==> flow/design.v (excerpt) <==
module top(
    input logic     clk, 
    input logic     SW, 
    input logic     BOOT, 
    input logic [63:0] seed,
    output logic    _48b, 
    output logic    _45a
);
export LEC_CHECK = 0
export ABC_AREA = 1
export CAP_MARGIN = 40
export CORE_MARGIN = 2
export CORE_UTILIZATION = 72
export CTS_CLUSTER_DIAMETER = 393
export CTS_CLUSTER_SIZE = 98
export SETUP_SLACK_MARGIN = 0.54
export SLEW_MARGIN = 20
export TNS_END_PERCENT = 5
create_clock -name core_clock -period 4.98 [get_ports {clk}]
run.sh (not shown) runs the stock make flow with config.mk's settings and CLKGATE_MAP_FILE=.
Next try:
==> flow/config.mk (replaced) <==
export PLATFORM = sky130hd
export DESIGN_NAME = top
export DESIGN_NICKNAME = top
export VERILOG_FILES = /design/flow/design.v
export SDC_FILE = /design/flow/constraint.sdc
export NUM_CORES = 4
export LEC_CHECK = 0
export CAP_MARGIN = 20
export CORE_MARGIN = 2
export CORE_UTILIZATION = 40
export SLEW_MARGIN = 20
==> flow/constraint.sdc (replaced) <==
create_clock -name core_clock -period 5.96 [get_ports {clk}]
set_input_delay 1.1920 -clock core_clock [delete_from_list [all_inputs] [get_ports {clk}]]
set_output_delay 1.1920 -clock core_clock [all_outputs]
set_load 0.01 [all_outputs]
Result:
- synthesized area came out lower by 9.9%
- non-clock buffer count drops by 147
- fmax falls by 15%
- cell area shrinks by 14%
Next try:
--- a/flow/config.mk
+++ b/flow/config.mk
@@ -9,3 +9,4 @@
 export CORE_MARGIN = 2
-export CORE_UTILIZATION = 40
+export CORE_UTILIZATION = 61
+export SETUP_SLACK_MARGIN = 1.86
 export SLEW_MARGIN = 20
==> flow/constraint.sdc (replaced) <==
create_clock -name core_clock -period 7.0 [get_ports {clk}]
set_input_delay 1.4000 -clock core_clock [delete_from_list [all_inputs] [get_ports {clk}]]
set_output_delay 1.4000 -clock core_clock [all_outputs]
set_load 0.01 [all_outputs]
The changed run went through all stages and came out clean.
Clock skew is about the same.
Critical path depth goes down by 3.
Next try:
--- a/flow/config.mk
+++ b/flow/config.mk
@@ -9,4 +9,6 @@
 export CORE_MARGIN = 2
-export CORE_UTILIZATION = 61
-export SETUP_SLACK_MARGIN = 1.86
+export CORE_UTILIZATION = 72
+export PLACE_DENSITY_LB_ADDON = 0.04
+export SETUP_SLACK_MARGIN = 1.34
 export SLEW_MARGIN = 20
+export TNS_END_PERCENT = 5
==> flow/constraint.sdc (replaced) <==
create_clock -name core_clock -period 5.16 [get_ports {clk}]
set_input_delay 1.0320 -clock core_clock [delete_from_list [all_inputs] [get_ports {clk}]]
set_output_delay 1.0320 -clock core_clock [all_outputs]
set_load 0.01 [all_outputs]
Outcome: Wire length goes up by 7.3%. Via count rises by 5.5%. Flip-flop count is unchanged. Non-clock buffer count grows by 80. Global-route usage increases by 6.7 points. Design area goes up by 4.9%.


Starting RTL as in the previous note.
## top
module top(
    input logic     clk, 
    input logic     SW, 
    input logic     BOOT, 
    input logic [63:0] seed,
    output logic    _48b, 
    output logic    _45a
);
export LEC_CHECK = 0
export ABC_AREA = 1
export CAP_MARGIN = 25
export CELL_PAD_IN_SITES_DETAIL_PLACEMENT = 0
export CELL_PAD_IN_SITES_GLOBAL_PLACEMENT = 1
export CORE_ASPECT_RATIO = 1.15
export CORE_MARGIN = 3
export CORE_UTILIZATION = 40
export CTS_CLUSTER_DIAMETER = 80
export CTS_CLUSTER_SIZE = 47
export GPL_ROUTABILITY_DRIVEN = 0
export GPL_TIMING_DRIVEN = 0
export HOLD_SLACK_MARGIN = 0.07
export PLACE_DENSITY_LB_ADDON = 0.01
export SETUP_SLACK_MARGIN = 1.95
export SLEW_MARGIN = 40
create_clock -name core_clock -period 8.88 [get_ports {clk}]
Change:
==> flow/config.mk (replaced) <==
export PLATFORM = sky130hd
export DESIGN_NAME = top
export DESIGN_NICKNAME = top
export VERILOG_FILES = /design/flow/design.v
export SDC_FILE = /design/flow/constraint.sdc
export NUM_CORES = 4
export LEC_CHECK = 0
export CAP_MARGIN = 20
export CELL_PAD_IN_SITES_DETAIL_PLACEMENT = 2
export CORE_ASPECT_RATIO = 1.03
export CORE_MARGIN = 2
export CORE_UTILIZATION = 40
export CTS_CLUSTER_SIZE = 47
export GPL_ROUTABILITY_DRIVEN = 0
export PLACE_DENSITY_LB_ADDON = 0.16
export SLEW_MARGIN = 15
==> flow/constraint.sdc (replaced) <==
create_clock -name core_clock -period 10.0 [get_ports {clk}]
set_input_delay 2.0000 -clock core_clock [delete_from_list [all_inputs] [get_ports {clk}]]
set_output_delay 2.0000 -clock core_clock [all_outputs]
set_load 0.01 [all_outputs]
Effect:
- The changed run produced a clean layout
- routed wire length goes up by 2.9%
- design area fell by 12%
- global-route usage rises by 3.6 points
- clock-buffer cell count increases by 1
- via count drops by about 20%
